Setup of build 68:
Design i16_biquad, start of the top module:
module i16_biquad(
    input CLK, RST,
    input unsigned [15:0] A,
    output signed [15:0] B,
    input signed [15:0] b_0,
    input signed [15:0] b_1,
    input signed [15:0] b_2,
    input signed [15:0] a_1,
    input signed [15:0] a_2
);
Size: ~6,000 cells after synthesis, ~110 I/O pins, roughly 0.057 sq mm of cells after synthesis.
clock: 8.76 ns
lec_check: 0
abc_area: 0
cap_margin: 20
core_margin: 2
core_utilization: 72
cts_cluster_diameter: 340
cts_cluster_size: 33
max_routing_layer: met4
place_density: 0.66
setup_slack_margin: 0.99
slew_margin: 20
run.sh (not shown) runs the stock make flow with config.mk's settings and CLKGATE_MAP_FILE=.
In build 68 the implementation completed, yet the final layout does not meet the checks, the culprit being setup timing.
Inputs modified between build 68 and build 74:
# build 68
export LEC_CHECK = 0
export ABC_AREA = 0
export CAP_MARGIN = 20
export CORE_MARGIN = 2
export CORE_UTILIZATION = 72
export CTS_CLUSTER_DIAMETER = 340
export CTS_CLUSTER_SIZE = 33
export MAX_ROUTING_LAYER = met4
export PLACE_DENSITY = 0.66
export SETUP_SLACK_MARGIN = 0.99
export SLEW_MARGIN = 20
create_clock -name core_clock -period 8.76 [get_ports {CLK}]
# build 74
export LEC_CHECK = 0
export CAP_MARGIN = 20
export CORE_ASPECT_RATIO = 0.5
export CORE_MARGIN = 2
export CORE_UTILIZATION = 72
export PLACE_DENSITY_LB_ADDON = 0.2
export SLEW_MARGIN = 20
create_clock -name core_clock -period 13.6 [get_ports {CLK}]
Results
Build 74 finished all stages; however, its layout fails the closing checks, the failures being setup timing. The global-route wire length before repair of build 74 was inferior to that of build 68. Looking at area growth from synthesis to layout, build 74 sits 5.7 points below build 68. Build 68 -> build 74: portion of the layout cell area used by clock cells flat. In build 74 the worst setup slack turned out 3.81 ns higher than in build 68. Compared with build 68, in build 74 post-layout period usage of the worst path decreased 49 points, logic depth of the worst register-to-register path decreased 4.3%. Build 74 ends up with lower post-place instance area than build 68 does. Looking at count of clock-buffer cells in the layout, build 74 sits 2 higher than build 68 does. Between build 74 and build 68, the sequential cell count does not differ in any meaningful way.
For build 2, these inputs were changed with respect to build 74:
# build 74
export LEC_CHECK = 0
export CAP_MARGIN = 20
export CORE_ASPECT_RATIO = 0.5
export CORE_MARGIN = 2
export CORE_UTILIZATION = 72
export PLACE_DENSITY_LB_ADDON = 0.2
export SLEW_MARGIN = 20
create_clock -name core_clock -period 13.6 [get_ports {CLK}]
# build 2
export LEC_CHECK = 0
export CAP_MARGIN = 20
export CORE_MARGIN = 2
export CORE_UTILIZATION = 65
export MAX_ROUTING_LAYER = met4
export SLEW_MARGIN = 20
create_clock -name core_clock -period 13.6 [get_ports {CLK}]
==> comparison <==
Build 2 had finished all stages when the layout checks came back failing, citing setup timing.
Build 2 and build 74 ended up with roughly the same worst slack on hold paths.
Compared build 74 against build 2; total number of nets in the final design within noise.
Per the comparison of build 2 with build 74, wire length decreased by 25,000 microns relative to the old numbers, setup slack increased by 0.25 ns relative to the old numbers, share of the clock period used by the worst path decreased by 1.8 points relative to the old numbers.
The following lists how build 34 was set up differently from build 2:
# build 2
export LEC_CHECK = 0
export CAP_MARGIN = 20
export CORE_MARGIN = 2
export CORE_UTILIZATION = 65
export MAX_ROUTING_LAYER = met4
export SLEW_MARGIN = 20
create_clock -name core_clock -period 13.6 [get_ports {CLK}]
# build 34
export LEC_CHECK = 0
export CAP_MARGIN = 20
export CORE_ASPECT_RATIO = 0.5
export CORE_MARGIN = 2
export CORE_UTILIZATION = 72
export CTS_CLUSTER_SIZE = 43
export PLACE_DENSITY = 0.66
export SETUP_SLACK_MARGIN = 3.38
export SLEW_MARGIN = 20
export TNS_END_PERCENT = 40
create_clock -name core_clock -period 13.6 [get_ports {CLK}]
Results
- Build 34 had finished all stages when the layout checks came back failing, citing setup timing.
- Of build 2 and build 34, the higher total vias in the final route belongs to build 34.
- Floorplan die area: build 34 < build 2
- A uppermost metal layer occupied by signal nets of met4 is what build 2 shows, while met5 belongs to build 34.

---

## build 43
Starting RTL as in the previous note.
clock: 10.2 ns
lec_check: 0
cap_margin: 20
core_aspect_ratio: 0.71
core_margin: 2
core_utilization: 72
cts_cluster_size: 71
gpl_routability_driven: 1
gpl_timing_driven: 1
hold_slack_margin: 0.26
place_density_lb_addon: 0.01
setup_slack_margin: 2.55
slew_margin: 20
tns_end_percent: 80
[flow] build 43 | stages: complete | final checks: fail | reason: setup timing
Setup changes, build 43 to build 83
==> flow/config.mk <==
export PLATFORM = sky130hd
export DESIGN_NAME = i16_biquad
export DESIGN_NICKNAME = i16_biquad
export VERILOG_FILES = /design/flow/design.v
export SDC_FILE = /design/flow/constraint.sdc
export NUM_CORES = 4
export LEC_CHECK = 0
export CAP_MARGIN = 20
export CORE_MARGIN = 2
export CORE_UTILIZATION = 66
export SLEW_MARGIN = 20
==> flow/constraint.sdc <==
create_clock -name core_clock -period 13.6 [get_ports {CLK}]
set_input_delay 2.7200 -clock core_clock [delete_from_list [all_inputs] [get_ports {CLK}]]
set_output_delay 2.7200 -clock core_clock [all_outputs]
set_load 0.01 [all_outputs]
[summary]
Compared to build 43, build 83 has endpoint required time on the critical path 3400 ps higher.
Endpoint of the worst setup timing path = DELAY_1.READ[32]: build 43; endpoint of the worst setup timing path = DELAY_0.READ[34]: build 83
Build 83: horizontal die dimension is 12% lower than what build 43 reported.
Compared with build 43, build 83 ends up with a smaller final cell area.
Build 83 vs. build 43: sum of buffers and inverters on the critical path lower; non-clock buffer count in the final layout now smaller; clock buffer instance count of the final layout went up 3.
Although build 83 finished all stages, its layout failed final checks on setup timing.
[flow] build 43 | stages: complete | final checks: fail | reason: setup timing
Between build 83 and build 43, it is build 83 whose count of vias placed by the detailed router is lower, by 2849.
Build 83: area added between synthesis and finish is 3.9 points lower than what build 43 reported.
Amount of wire on met3 after detailed routing of build 83 falls short of that of build 43 by more than a quarter.
What build 19 does differently from build 83 at the input level:
--- a/flow/config.mk
+++ b/flow/config.mk
@@ -10 +10 @@
-export CORE_UTILIZATION = 66
+export CORE_UTILIZATION = 28
==> flow/constraint.sdc <==
create_clock -name core_clock -period 17.1 [get_ports {CLK}]
set_input_delay 3.4200 -clock core_clock [delete_from_list [all_inputs] [get_ports {CLK}]]
set_output_delay 3.4200 -clock core_clock [all_outputs]
set_load 0.01 [all_outputs]
Findings:
Compared to build 83, build 19 leaves more free space in the core.
Compared to build 83, build 19 shows a wider setup margin.
Cell area after placement in build 19 vs build 83: down about 2.7%
In the reports for build 83 and build 19, the smaller final cell count belongs to build 83.
Re layout overhead on the synthesized area: build 83 and build 19 aren't equal, and the lower value belongs to build 19.
The total detailed-routing wirelength of build 19 exceeds that of build 83 by 10 mm.
Build 19: done, clean on timing, DRC and antenna
Summary of the comparison: worst hold margin is lower in build 19, relative to build 83.
### build 19 -> build 71
--- a/flow/config.mk
+++ b/flow/config.mk
@@ -10 +10,2 @@
-export CORE_UTILIZATION = 28
+export CORE_UTILIZATION = 65
+export CTS_CLUSTER_DIAMETER = 27
==> flow/constraint.sdc <==
create_clock -name core_clock -period 16.0 [get_ports {CLK}]
set_input_delay 3.2000 -clock core_clock [delete_from_list [all_inputs] [get_ports {CLK}]]
set_output_delay 3.2000 -clock core_clock [all_outputs]
set_load 0.01 [all_outputs]
Results
Build 71 — final core utilization 42 points higher, build 19 as reference. Per the comparison of build 71 with build 19, fraction of area in multi-input gates lower; final non-filler cell area higher; sequential share of layout area roughly the same; maximum level of the CTS H-tree roughly the same. In the route summary, build 71 ends up with a via count exceeding that of build 19. Sort build 71 and build 19 by number of antenna diodes, descending, and build 19 comes first. From build 19 to build 71 the numbers moved as follows: number of clock-tree buffers in the layout down 1, post-synthesis adder-cell area fraction roughly the same, routed wire length shows a reduction of 3.2%.
[inputs] build 16 vs build 71
--- a/flow/config.mk
+++ b/flow/config.mk
@@ -7,0 +8 @@
+export ABC_AREA = 1
@@ -10,3 +11,6 @@
-export CORE_UTILIZATION = 65
-export CTS_CLUSTER_DIAMETER = 27
-export SLEW_MARGIN = 20
+export CORE_UTILIZATION = 40
+export CTS_CLUSTER_DIAMETER = 227
+export CTS_CLUSTER_SIZE = 100
+export PLACE_DENSITY_LB_ADDON = 0.3
+export SLEW_MARGIN = 10
+export TNS_END_PERCENT = 35
--- outcome ---
For the relative area change from synthesis to final layout, build 16 came in 3.8 points lower than build 71 did.
Looking only at critical path depth, and setting everything else aside, the lower value of build 16 and build 71 goes to build 16.
Summary of the comparison: final period demand of the worst path is lower in build 16, relative to build 71.

---

Setup of v14:
The RTL this note starts from:
==> flow/design.v <==
module i16_mul(
    input signed [15:0] A,
    input signed [15:0] B,
    output signed [31:0] P
);
assign P = A * B;
endmodule
module i18_mul(
    input signed [17:0] A,
    input signed [15:0] B_coef,
    output signed [33:0] P
);
assign P = A * B_coef;
endmodule
module i36_acc(
    input signed [33:0] A,
    input signed [31:0] B,
    input signed [35:0] _Z,
    output signed [35:0] S
);
wire signed [35:0] A_ext = {{2{A[33]}}, A};
wire signed [35:0] B_ext = {{4{B[31]}}, B};
assign S = A_ext + B_ext + _Z;
endmodule
module i36_delay(
    input CLK,
    input RST,
    input signed [35:0] STORE,
    output reg signed [35:0] READ
);
always @ (posedge CLK, negedge RST) begin
    if (!RST) begin
        READ <= 0;
    end else begin
        READ <= STORE;
    end
end
endmodule
module i36_trunc(
    input signed [35:0] A,
    output reg signed [15:0] B_sat,
    output reg signed [17:0] B
);
wire signed [35:0] shifted_inter = (A >>> 14);
wire signed [21:0] shifted = shifted_inter[21:0];
always @(*) begin
    B = $signed(shifted[17:0]);
    if (shifted > 22'sd32767) B_sat = 16'sd32767;
    else if (shifted < -22'sd32768) B_sat = -16'sd32768;
    else B_sat = $signed(shifted[15:0]);
end
endmodule
module i16_biquad(
    input CLK, RST,
    input unsigned [15:0] A,
    output signed [15:0] B,
    input signed [15:0] b_0,
    input signed [15:0] b_1,
    input signed [15:0] b_2,
    input signed [15:0] a_1,
    input signed [15:0] a_2
);
wire signed [17:0] feedback;
wire signed [31:0] P_b0;
wire signed [31:0] P_b1;
wire signed [31:0] P_b2;
wire signed [33:0] P_a1;
wire signed [33:0] P_a2;
wire signed [35:0] S_0;
wire signed [35:0] S_1;
wire signed [35:0] S_2;
wire signed [35:0] Z_0;
wire signed [35:0] Z_1;
i16_mul mul_b0(
    .A(A),
    .B(b_0),
    .P(P_b0)
);
i16_mul mul_b1(
    .A(A),
    .B(b_1),
    .P(P_b1)
);
i16_mul mul_b2(
    .A(A),
    .B(b_2),
    .P(P_b2)
);
i18_mul mul_a1(
    .A(feedback),
    .B_coef(a_1),
    .P(P_a1)
);
i18_mul mul_a2(
    .A(feedback),
    .B_coef(a_2),
    .P(P_a2)
);
i36_acc ACC_0(
    .A(P_a2),
    .B(P_b2),
    ._Z(36'sd0),
    .S(S_0)
);
i36_acc ACC_1(
    .A(P_a1),
    .B(P_b1),
    ._Z(Z_0),
    .S(S_1)
);
i36_acc ACC_2(
    .A(34'sd0),
    .B(P_b0),
    ._Z(Z_1),
    .S(S_2)
);
i36_delay DELAY_0(
    .CLK(CLK),
    .RST(RST),
    .STORE(S_0),
    .READ(Z_0)
);
i36_delay DELAY_1(
    .CLK(CLK),
    .RST(RST),
    .STORE(S_1),
    .READ(Z_1)
);
i36_trunc OUT(
    .A(S_2),
    .B(feedback),
    .B_sat(B)
);
endmodule
export LEC_CHECK = 0
export ABC_AREA = 1
export CAP_MARGIN = 0
export CORE_MARGIN = 2
export CORE_UTILIZATION = 72
export CTS_CLUSTER_DIAMETER = 373
export CTS_CLUSTER_SIZE = 100
export SETUP_SLACK_MARGIN = -0.58
export SLEW_MARGIN = 20
export TNS_END_PERCENT = 10
create_clock -name core_clock -period 5.8 [get_ports {CLK}]
FAIL v14 @ global routing (5_1_grt): tool exited with error
Input-level comparison between v57 and v14:
Settings: setting GPL_ROUTABILITY_DRIVEN to 0 for the first time; removing SETUP_SLACK_MARGIN (formerly -0.58); changing CAP_MARGIN from 0 to 20; setting PLACE_DENSITY to 0.42 for the first time; changing CTS_CLUSTER_DIAMETER from 373 to 366; changing CTS_CLUSTER_SIZE from 100 to 99; changing the clock period (ns, I/O delays scaled along) from 5.8 to 9.36.
Results
Starting density of the core: v14 vs v57 identical
v57 ended up with a lower placed wire-length estimate than v14 did.
Of v14 and v57, the lower post-CTS resize count belongs to v14.
v14 -> v57: number of buffer cells added on primary ports delta 0, exact match
Going from v14 to v57, post-placement cell area shrank by a few percent.
Changes observed in v57 relative to v14: post-placement cell count fell 129, pre-CTS setup slack went up.
v57: complete, dirty (setup timing)
diff inputs: v57 => v48
Settings: clearing ABC_AREA, which used to be 1; clearing GPL_ROUTABILITY_DRIVEN, which used to be 0; clearing CTS_CLUSTER_SIZE, which used to be 99; swapping 72 for 40 in CORE_UTILIZATION; clearing CTS_CLUSTER_DIAMETER, which used to be 366; clearing TNS_END_PERCENT, which used to be 10; clearing PLACE_DENSITY, which used to be 0.42; swapping 9.36 for 16.0 in the clock period (ns, I/O delays scaled along).
[summary]
v48 went all the way through the flow, and no timing, DRC or antenna check failed. For delay contributed by the slowest stage of the critical path, v48 and v57 come out practically identical. Delta (v48 minus v57): final area down about 7%; number of unique standard cell types used by synthesis up 26; count of buffers not belonging to the clock network in the layout down 336.
[inputs] v34 vs v48
Settings: an added CTS_CLUSTER_DIAMETER of 27; an added CTS_CLUSTER_SIZE of 25; a change of CORE_UTILIZATION from 40 to 72; an added PLACE_DENSITY_LB_ADDON of 0.27.
### Flow results
Delta (v34 minus v48): maximum frequency has decreased, critical path required time fell 0.04 ns, number of tapcells has decreased, post-synth design cell area essentially unchanged.

---

Setup of job 101:
// i16_biquad: RTL as listed in full above, without the edits since
==> flow/config.mk <==
export PLATFORM = sky130hd
export DESIGN_NAME = i16_biquad
export DESIGN_NICKNAME = i16_biquad
export VERILOG_FILES = /design/flow/design.v
export SDC_FILE = /design/flow/constraint.sdc
export NUM_CORES = 4
export LEC_CHECK = 0
export ABC_AREA = 0
export CAP_MARGIN = 5
export CORE_ASPECT_RATIO = 0.94
export CORE_MARGIN = 7
export CORE_UTILIZATION = 40
export CTS_CLUSTER_DIAMETER = 317
export CTS_CLUSTER_SIZE = 98
export GPL_ROUTABILITY_DRIVEN = 1
export GPL_TIMING_DRIVEN = 1
export HOLD_SLACK_MARGIN = 0.26
export PLACE_DENSITY = 0.8
export SETUP_SLACK_MARGIN = -1.58
export SLEW_MARGIN = 20
export TNS_END_PERCENT = 5
==> flow/constraint.sdc <==
create_clock -name core_clock -period 23.7 [get_ports {CLK}]
set_input_delay 4.7400 -clock core_clock [delete_from_list [all_inputs] [get_ports {CLK}]]
set_output_delay 4.7400 -clock core_clock [all_outputs]
set_load 0.01 [all_outputs]
#### Input delta (job 102 over job 101)
Settings: TNS_END_PERCENT now 80, was 5; CAP_MARGIN now 20, was 5; CORE_MARGIN now 2, was 7; SETUP_SLACK_MARGIN now 2.51, was -1.58; CTS_CLUSTER_SIZE now 15, was 98; CTS_CLUSTER_DIAMETER no longer set, was 317; ABC_AREA no longer set, was 0; PLACE_DENSITY_LB_ADDON now 0.01, previously not set; PLACE_DENSITY no longer set, was 0.8; CORE_UTILIZATION now 72, was 40; the clock period (ns, I/O delays scaled along) now 10.2, was 23.7.
Finished, but not clean: job 102, with negative setup slack. Compared with job 101, in job 102 final-report hold violation count has remained practically unchanged, routed wire length has increased, effective utilization at floorplan has increased. Job 102 gives less maximum clock skew at final layout than job 101 did. Job 102 has global-route usage above what job 101 had. The setup slack of job 102 is smaller than that of job 101. The uppermost layer routed comes out met4 in one run and met5 in the other, namely in job 102 and job 101 respectively. From job 101 to job 102 the numbers moved as follows: summed instance area of the synthesized netlist barely changed; final hold slack dropped 9.0 ps.
The following lists how job 103 was set up differently from job 102:
Settings: CORE_ASPECT_RATIO removed (was 0.94); GPL_TIMING_DRIVEN removed (was 1); CORE_UTILIZATION changed from 72 to 31; GPL_ROUTABILITY_DRIVEN removed (was 1); HOLD_SLACK_MARGIN removed (was 0.26); CTS_CLUSTER_SIZE removed (was 15); SETUP_SLACK_MARGIN removed (was 2.51); PLACE_DENSITY_LB_ADDON removed (was 0.01); TNS_END_PERCENT removed (was 80); the clock period (ns, I/O delays scaled along) changed from 10.2 to 15.8.
Findings:
Both conditions hold for job 103: the flow ran to the end and the final layout passed the timing, design-rule and antenna checks. Cell area | job 103 vs job 102 | job 103 smaller. Between job 102 and job 103, the fraction of area in clock buffers and inverters does not differ in any meaningful way. Job 103 against job 102: total global routing track utilization decreased 22 points, total wire length saw an increase.
